## SP_wocg
module SP_wocg(
	clk,
	rst_n,
	in_valid,
	in_data,
	in_mode,
	out_valid,
	out_data
);
export LEC_CHECK = 0
export ABC_AREA = 1
export CAP_MARGIN = 20
export CORE_MARGIN = 2
export CORE_UTILIZATION = 64
export SETUP_SLACK_MARGIN = -0.37
export SLEW_MARGIN = 20
export SYNTH_MEMORY_MAX_BITS = 16384
create_clock -name core_clock -period 5.76 [get_ports {clk}]
run.sh (not shown) runs the stock make flow with config.mk's settings and CLKGATE_MAP_FILE=.
The baseline ran to the end with violations: setup timing.
Rerun with:
--- a/flow/config.mk
+++ b/flow/config.mk
@@ -6,9 +6,7 @@
 export NUM_CORES = 4
 export LEC_CHECK = 0
-export ABC_AREA = 1
 export CAP_MARGIN = 20
 export CORE_MARGIN = 2
-export CORE_UTILIZATION = 64
-export SETUP_SLACK_MARGIN = -0.37
+export CORE_UTILIZATION = 40
 export SLEW_MARGIN = 20
 export SYNTH_MEMORY_MAX_BITS = 16384
==> flow/constraint.sdc (replaced) <==
create_clock -name core_clock -period 13.5 [get_ports {clk}]
set_input_delay 2.7000 -clock core_clock [delete_from_list [all_inputs] [get_ports {clk}]]
set_output_delay 2.7000 -clock core_clock [all_outputs]
set_load 0.01 [all_outputs]
=> The changed run finished with timing, DRC and antenna clean. Maximum frequency came out lower by 23%. Worst setup slack gets better by 5.9 ns. Sequential share of layout area rose by 0.67 points. Final cell count went down by 13%. Wire length grows by 3.8%. Worst hold slack loses 0.010 ns. Synthesized cell count drops by 19%. Die area went up by 58%.
Rerun with:
==> flow/constraint.sdc (replaced) <==
create_clock -name core_clock -period 7.58 [get_ports {clk}]
set_input_delay 1.5160 -clock core_clock [delete_from_list [all_inputs] [get_ports {clk}]]
set_output_delay 1.5160 -clock core_clock [all_outputs]
set_load 0.01 [all_outputs]
Effect:
- routed wire length rises by 0.62%
- worst setup slack degrades by 5.3 ns
- die size stays the same
Rerun with:
--- a/flow/config.mk
+++ b/flow/config.mk
@@ -6,7 +6,9 @@
 export NUM_CORES = 4
 export LEC_CHECK = 0
+export ABC_AREA = 1
 export CAP_MARGIN = 20
 export CORE_MARGIN = 2
-export CORE_UTILIZATION = 40
+export CORE_UTILIZATION = 64
+export SETUP_SLACK_MARGIN = 1.88
 export SLEW_MARGIN = 20
 export SYNTH_MEMORY_MAX_BITS = 16384
==> flow/constraint.sdc (replaced) <==
create_clock -name core_clock -period 8.26 [get_ports {clk}]
set_input_delay 1.6520 -clock core_clock [delete_from_list [all_inputs] [get_ports {clk}]]
set_output_delay 1.6520 -clock core_clock [all_outputs]
set_load 0.01 [all_outputs]
=> The new run passed the timing, design-rule and antenna checks; worst setup slack gains 1.7 ns; critical path depth goes up by 10; wire length goes down by 5.0%; count of clock-buffer cells in the layout goes down by 3; register-to-register slack gains 1.7 ns; cell area goes down by 0.56%; flip-flop count is unchanged; first-iteration DRC count goes up by 18%; fmax goes up by 17%; area after synthesis goes up by 0.56%.

========
SP_wocg again, from the RTL that the note above started with.
Design SP_wocg, start of the top module:
module SP_wocg(
	clk,
	rst_n,
	in_valid,
	in_data,
	in_mode,
	out_valid,
	out_data
);
input clk, rst_n, in_valid;
input [2:0] in_mode;
input [8:0] in_data;
output reg out_valid;
output reg [8:0] out_data;
genvar idx;
integer i;
localparam IDLE = 4'b0000;
localparam INV  = 4'b0001;
localparam MUL  = 4'b0010;
localparam SORT = 4'b0100;
localparam SUM  = 4'b1000;
reg [3:0] cur_state,next_state;
reg [4:0] cnt;
reg [2:0] cnt_data;
reg [8:0] data_temp;
reg [10:0] data_sum [0:5]; 
reg [2:0] mode_r;
wire idle_state = cur_state == IDLE;
wire inv_in_valid  = cur_state[0] && cnt < 6;
wire mul_in_valid  = cur_state[1] && cnt < 6;
wire sort_in_valid = cur_state[2] && cnt < 6;
wire sum_in_valid  = cur_state[3] && cnt < 6;
wire inv_out_valid,mul_out_valid,sort_out_valid;
wire [8:0] inv_out_data,mul_out_data,sort_out_data;
wire [8:0] sum_mod_out_w;   
wire inv_done  = cur_state[0] && cnt == 'd18;
wire mul_done  = cur_state[1] && cnt == 'd12;
  ...
clock: 5.21 ns
lec_check: 0
cap_margin: 20
core_margin: 2
core_utilization: 72
cts_cluster_size: 37
place_density: 0.66
setup_slack_margin: -0.38
slew_margin: 20
synth_memory_max_bits: 16384
The baseline failed in global routing (5_1_grt), error GRT-0116.
Edit:
--- a/flow/config.mk
+++ b/flow/config.mk
@@ -10,5 +10,4 @@
 export CORE_UTILIZATION = 72
-export CTS_CLUSTER_SIZE = 37
-export PLACE_DENSITY = 0.66
-export SETUP_SLACK_MARGIN = -0.38
+export CTS_CLUSTER_DIAMETER = 213
+export CTS_CLUSTER_SIZE = 100
 export SLEW_MARGIN = 20
==> flow/constraint.sdc (replaced) <==
create_clock -name core_clock -period 4.58 [get_ports {clk}]
set_input_delay 0.9160 -clock core_clock [delete_from_list [all_inputs] [get_ports {clk}]]
set_output_delay 0.9160 -clock core_clock [all_outputs]
set_load 0.01 [all_outputs]
=> The changed run did not get past clock tree synthesis (4_1_cts); synthesized cell count stays the same; synthesized area is unchanged; die size does not change.

========
Starting RTL as in the previous note.
==> flow/config.mk <==
export PLATFORM = sky130hd
export DESIGN_NAME = SP_wocg
export DESIGN_NICKNAME = SP_wocg
export VERILOG_FILES = /design/flow/design.v
export SDC_FILE = /design/flow/constraint.sdc
export NUM_CORES = 4
export LEC_CHECK = 0
export CAP_MARGIN = 20
export CORE_MARGIN = 2
export CORE_UTILIZATION = 72
export CTS_CLUSTER_DIAMETER = 213
export CTS_CLUSTER_SIZE = 100
export PLACE_DENSITY = 0.37
export SETUP_SLACK_MARGIN = -0.12
export SLEW_MARGIN = 20
export SYNTH_MEMORY_MAX_BITS = 16384
export TNS_END_PERCENT = 10
==> flow/constraint.sdc <==
create_clock -name core_clock -period 4.63 [get_ports {clk}]
set_input_delay 0.9260 -clock core_clock [delete_from_list [all_inputs] [get_ports {clk}]]
set_output_delay 0.9260 -clock core_clock [all_outputs]
set_load 0.01 [all_outputs]
The baseline ended with an error in global routing (5_1_grt) (GRT-0116).
Edit:
Settings changed: CORE_UTILIZATION 72 to 40, CTS_CLUSTER_DIAMETER 213 to unset, CTS_CLUSTER_SIZE 100 to unset, PLACE_DENSITY 0.37 to unset, SETUP_SLACK_MARGIN -0.12 to unset, TNS_END_PERCENT 10 to unset.
Clock period 4.63 ns to 8.0 ns, I/O delays scaled along.
=>
- With this change the flow ran to the end with no violations
- die size went up by 79%
- synthesized cell count stays the same
- area after synthesis does not change
Edit:
Settings changed: CORE_UTILIZATION 40 to 72.
Clock period 8.0 ns to 6.72 ns, I/O delays scaled along.
The changed run completed without violations.
Final cell count shrinks by 8.9%.
Global-route usage grows by 17 points.
Worst hold slack got worse by 0.0052 ns.
Synthesized area does not change.
Routed wire length shrinks by 4.0%.
Sequential share of layout area grows by 0.15 points.
Count of clock-buffer cells in the layout shrinks by 5.
Worst setup slack got worse by 0.33 ns.
Non-clock buffer count grows by 87.
